==> run G <==
==> flow/design.v <==
module MAC(
	clk,
	rst_n,
	in_valid,
	in_mode,
	in_act,
	in_wgt,
	out_act_idx,
	out_wgt_idx,
	out_idx,
    out_valid,
	out_data,
	out_finish
);
input clk, rst_n, in_valid, in_mode;
input [0:7][3:0] in_act;
input [0:8][3:0] in_wgt;
output logic [3:0] out_act_idx, out_wgt_idx, out_idx;
output logic out_valid, out_finish;
output logic [0:7][11:0] out_data;
logic cs, ns;
logic mode;
logic [3:0] cnt_reg, cnt, cnt_nxt;
logic [0:7][0:7][3:0] in;  
logic [0:9][0:9][3:0] act;  
logic [0:8][3:0] wgt;
logic [0:7][0:8][3:0] a;
logic [0:8][3:0] w;
logic [0:7][11:0] d;
logic [0:7][11:0] data;
logic [2:0] out_cnt;  
logic out_valid_nxt;
always @(*) begin
	case (cs)
	0: ns = (in_valid)? 1 : cs;
	1: ns = (out_finish)? 0 : cs;
	endcase
end
always @(posedge clk or negedge rst_n) begin
	if (~rst_n) begin
		cs <= 0;
	end else begin
		cs <= ns;
	end
end
always @(posedge clk or negedge rst_n) begin
	if (~rst_n) begin
		mode <= 0;
	end else if (in_valid) begin  
		mode <= in_mode;
	end	else begin  
		mode <= mode;
	end
end
assign out_act_idx = cnt;
assign out_wgt_idx = cnt + 1;
always @(*) begin
	if (in_valid) begin
		cnt_nxt = 0;
	end else if (cnt == 15) begin 
		cnt_nxt = 0;
	end else begin
		cnt_nxt = cnt + 1;
	end
end
always @(posedge clk or negedge rst_n) begin
	if (!rst_n) begin
		cnt <= 0;
		cnt_reg <= 0;
	end
	else begin
		cnt <= cnt_nxt;
		cnt_reg <= cnt;
	end
end
genvar i;
genvar j;
generate
	for (i = 0; i < 8; i = i + 1) begin  
		for (j = 0; j < 8; j = j + 1) begin  
			always @(posedge clk or negedge rst_n) begin
				if (~rst_n) begin
					in[i][j] <= 0;
				end else if (i == out_act_idx) begin  
					in[i][j] <= in_act[j];
				end else begin
					in[i][j] <= in[i][j];  
				end
			end
		end
	end
endgenerate
generate
	for(i = 0;i<10; i = i+1)begin
		assign act[0][i] = 0;
		assign act[9][i] = 0;
		assign act[i][0] = 0;
		assign act[i][9] = 0;
	end
	for (i = 1; i < 9; i = i + 1) begin
		for (j = 1; j < 9; j = j + 1) begin
			assign act[i][j] = in[i-1][j-1]; 
		end
	end
endgenerate
generate
	for (i = 0; i < 9; i = i + 1) begin  
		always @(posedge clk or negedge rst_n) begin  
			if (~rst_n) begin
				wgt[i] <= 0;
			end else begin
				wgt[i] <= in_wgt[i];
			end
		end
	end
endgenerate
always @(*) begin
	if (mode) begin  
		case (cnt - 2)  
		0:begin  
			for (integer n = 0; n < 8; n = n + 1) begin
				a[n][0] = act[0][n];
				a[n][1] = act[0][n + 1];
				a[n][2] = act[0][n + 2];
				a[n][3] = act[1][n];
				a[n][4] = act[1][n + 1];
				a[n][5] = act[1][n + 2];
				a[n][6] = act[2][n];
				a[n][7] = act[2][n + 1];
				a[n][8] = act[2][n + 2];
			end
		end
		1:begin  
			for (integer n = 0; n < 8; n = n + 1) begin
				a[n][0] = act[1][n];
				a[n][1] = act[1][n + 1];
				a[n][2] = act[1][n + 2];
				a[n][3] = act[2][n];
				a[n][4] = act[2][n + 1];
				a[n][5] = act[2][n + 2];
				a[n][6] = act[3][n];
				a[n][7] = act[3][n + 1];
				a[n][8] = act[3][n + 2];
			end
		end
		2:begin  
			for (integer n = 0; n < 8; n = n + 1) begin
				a[n][0] = act[2][n];
				a[n][1] = act[2][n + 1];
				a[n][2] = act[2][n + 2];
				a[n][3] = act[3][n];
				a[n][4] = act[3][n + 1];
				a[n][5] = act[3][n + 2];
				a[n][6] = act[4][n];
				a[n][7] = act[4][n + 1];
				a[n][8] = act[4][n + 2];
			end
		end
		3:begin  
			for (integer n = 0; n < 8; n = n + 1) begin
				a[n][0] = act[3][n];
				a[n][1] = act[3][n + 1];
				a[n][2] = act[3][n + 2];
				a[n][3] = act[4][n];
				a[n][4] = act[4][n + 1];
				a[n][5] = act[4][n + 2];
				a[n][6] = act[5][n];
				a[n][7] = act[5][n + 1];
				a[n][8] = act[5][n + 2];
			end
		end
		4:begin  
			for (integer n = 0; n < 8; n = n + 1) begin
				a[n][0] = act[4][n];
				a[n][1] = act[4][n + 1];
				a[n][2] = act[4][n + 2];
				a[n][3] = act[5][n];
				a[n][4] = act[5][n + 1];
				a[n][5] = act[5][n + 2];
				a[n][6] = act[6][n];
				a[n][7] = act[6][n + 1];
				a[n][8] = act[6][n + 2];
			end
		end
		5:begin  
			for (integer n = 0; n < 8; n = n + 1) begin
				a[n][0] = act[5][n];
				a[n][1] = act[5][n + 1];
				a[n][2] = act[5][n + 2];
				a[n][3] = act[6][n];
				a[n][4] = act[6][n + 1];
				a[n][5] = act[6][n + 2];
				a[n][6] = act[7][n];
				a[n][7] = act[7][n + 1];
				a[n][8] = act[7][n + 2];
			end
		end
		6:begin  
			for (integer n = 0; n < 8; n = n + 1) begin
				a[n][0] = act[6][n];
				a[n][1] = act[6][n + 1];
				a[n][2] = act[6][n + 2];
				a[n][3] = act[7][n];
				a[n][4] = act[7][n + 1];
				a[n][5] = act[7][n + 2];
				a[n][6] = act[8][n];
				a[n][7] = act[8][n + 1];
				a[n][8] = act[8][n + 2];
			end
		end
		7:begin  
			for (integer n = 0; n < 8; n = n + 1) begin
				a[n][0] = act[7][n];
				a[n][1] = act[7][n + 1];
				a[n][2] = act[7][n + 2];
				a[n][3] = act[8][n];
				a[n][4] = act[8][n + 1];
				a[n][5] = act[8][n + 2];
				a[n][6] = act[9][n];
				a[n][7] = act[9][n + 1];
				a[n][8] = act[9][n + 2];
			end
		end
		default:begin  
			for (integer n = 0; n < 8; n = n + 1) begin
				for (integer m = 0; m < 9; m = m + 1) begin
					a[n][m] = 0;
				end
			end
		end
		endcase
	end else begin  
		for (integer n = 0; n < 8; n = n + 1) begin
			for (integer m = 0; m < 9; m = m + 1) begin
				a[n][m] = act [n + 1][m + 1];
			end
		end
	end
end
generate
	for (i = 0; i < 9; i = i + 1) begin
		always @(*) begin
			w[i] = wgt[i];  
			if (~mode) begin  
				if (i == 8) begin
					w[i] = 0;
				end
			end
		end
	end
endgenerate
genvar n;
generate
	for (n = 0; n < 8; n = n + 1) begin  
		always @(*) begin
			data[n] =  a[n][0]*w[0] + a[n][1]*w[1] + a[n][2]*w[2] + a[n][3]*w[3] + a[n][4]*w[4] + a[n][5]*w[5] + a[n][6]*w[6] + a[n][7]*w[7] + a[n][8]*w[8];
		end
	end
endgenerate
generate
	for (i = 0; i < 8; i = i + 1) begin
		always @(posedge clk or negedge rst_n) begin
			if (~rst_n) begin  
				out_data[i] <= 0;
			end else begin  
				out_data[i] <= data[i];
			end
		end
	end
endgenerate
assign out_cnt = (mode)? (cnt - 2) : (cnt - 8);  
always @(*) begin
	out_valid_nxt = 0;
	if (in_valid) begin
		out_valid_nxt = 0;
	end else if (mode && cs) begin  
		out_valid_nxt = ((cnt >= 2) && (cnt <= 9));
	end else if (~mode && cs) begin  
		out_valid_nxt = ((cnt >= 8) && (cnt <= 15));
	end
end
always @(posedge clk or negedge rst_n) begin
	if (~rst_n) begin  
		out_valid <= 0;
	end else begin 
		out_valid <= out_valid_nxt;
	end 
end
always @(posedge clk or negedge rst_n) begin
	if (~rst_n) begin
		out_idx[2:0] <= 0;
	end else begin
		out_idx[2:0] <= out_cnt;  
	end
end
always @(posedge clk or negedge rst_n) begin
	if (~rst_n) begin
		out_idx[3] <= 0;
	end else begin
		out_idx[3] <= ~mode;  
	end
end
always @(posedge clk or negedge rst_n) begin
	if (~rst_n) begin
		out_finish <= 0;
	end else begin
		out_finish <= out_valid && (out_cnt == 7);  
	end
end
endmodule
==> flow/run.sh <==
#!/bin/bash
# the make line also repeats each setting of config.mk as NAME=value (left out here)
make -C /OpenROAD-flow-scripts/flow DESIGN_CONFIG=/design/flow/config.mk WORK_HOME=/design/flow/orfs CLKGATE_MAP_FILE= finish
==> flow/config.mk <==
export PLATFORM = sky130hd
export DESIGN_NAME = MAC
export DESIGN_NICKNAME = MAC
export VERILOG_FILES = /design/flow/design.v
export SDC_FILE = /design/flow/constraint.sdc
export NUM_CORES = 4
export LEC_CHECK = 0
export CAP_MARGIN = 25
export CELL_PAD_IN_SITES_GLOBAL_PLACEMENT = 0
export CORE_ASPECT_RATIO = 0.73
export CORE_MARGIN = 2
export CORE_UTILIZATION = 66
export GPL_TIMING_DRIVEN = 1
export MAX_ROUTING_LAYER = met4
export PLACE_DENSITY_LB_ADDON = 0.0
export SETUP_SLACK_MARGIN = -0.65
export SLEW_MARGIN = 20
==> flow/constraint.sdc <==
create_clock -name core_clock -period 6.96 [get_ports {clk}]
set_input_delay 1.3920 -clock core_clock [delete_from_list [all_inputs] [get_ports {clk}]]
set_output_delay 1.3920 -clock core_clock [all_outputs]
set_load 0.01 [all_outputs]
==> run X: changes against run G <==
Settings changed: CAP_MARGIN 25 to 20, CELL_PAD_IN_SITES_GLOBAL_PLACEMENT 0 to default, CORE_ASPECT_RATIO 0.73 to default, CORE_UTILIZATION 66 to 70, CTS_CLUSTER_DIAMETER from default to 328, CTS_CLUSTER_SIZE from default to 36, GPL_TIMING_DRIVEN 1 to default, MAX_ROUTING_LAYER met4 to default, PLACE_DENSITY_LB_ADDON 0.0 to default, SETUP_SLACK_MARGIN -0.65 to 1.28.
==> flow/constraint.sdc (replaced) <==
create_clock -name core_clock -period 5.35 [get_ports {clk}]
set_input_delay 1.0700 -clock core_clock [delete_from_list [all_inputs] [get_ports {clk}]]
set_output_delay 1.0700 -clock core_clock [all_outputs]
set_load 0.01 [all_outputs]
==> notes.md <==
Observations from the implementation run.

Outcome:
- The run stopped with a tool error.
- The flow stopped in 5_1_grt.
- The tool reported: "[ERROR GRT-0232] Routing congestion too high. Check the congestion heatmap in the GUI".

Clocking:
- In this run the number of H-tree levels came out at 1.
- The number of gates resized after CTS was ~250.
- The number of clock buffers added by TritonCTS is 15.

Placed design:
- The detailed placer reported the number of placed instances as 8585.

Global routing:
- The total overflow left after global routing is 429.
[end of results for run X]
==> notes.md <==
Results of the full flow below.

Final layout:
- The run puts the post-layout instance area at 77300 µm².

Critical path:
- Among all stages on the critical path, the maximum delay recorded is 0.61 ns.
- The run puts the buffering stage count on the worst path with inverters included at 8.
- On the critical path the data arrives at 8.86 ns.
- In this run the register-to-register setup slack is -1.33 ns.

Synth:
- Counting instances in the post-synthesis netlist gives the leading cell types as 1279 x inv_1, 999 x fa_1, 594 x ha_1.

Outcome:
- The run finished, with violations left.
- The layout checks failed on negative setup slack.

STA:
- The run gives the final tally of setup violations as 71.
- In the post-route analysis, the smallest setup slack over all paths is -1.33 ns.

Clocking:
- The run gives the number of H-tree branching levels as 2.
- Once the clock tree was built, the resizer swapped 194 gates to a different size.

Global routing:
- The run puts the global route total overflow at 0.

Placed design:
- The run gives the number of placed instances with taps included as roughly 8400.
[end of results for run G]
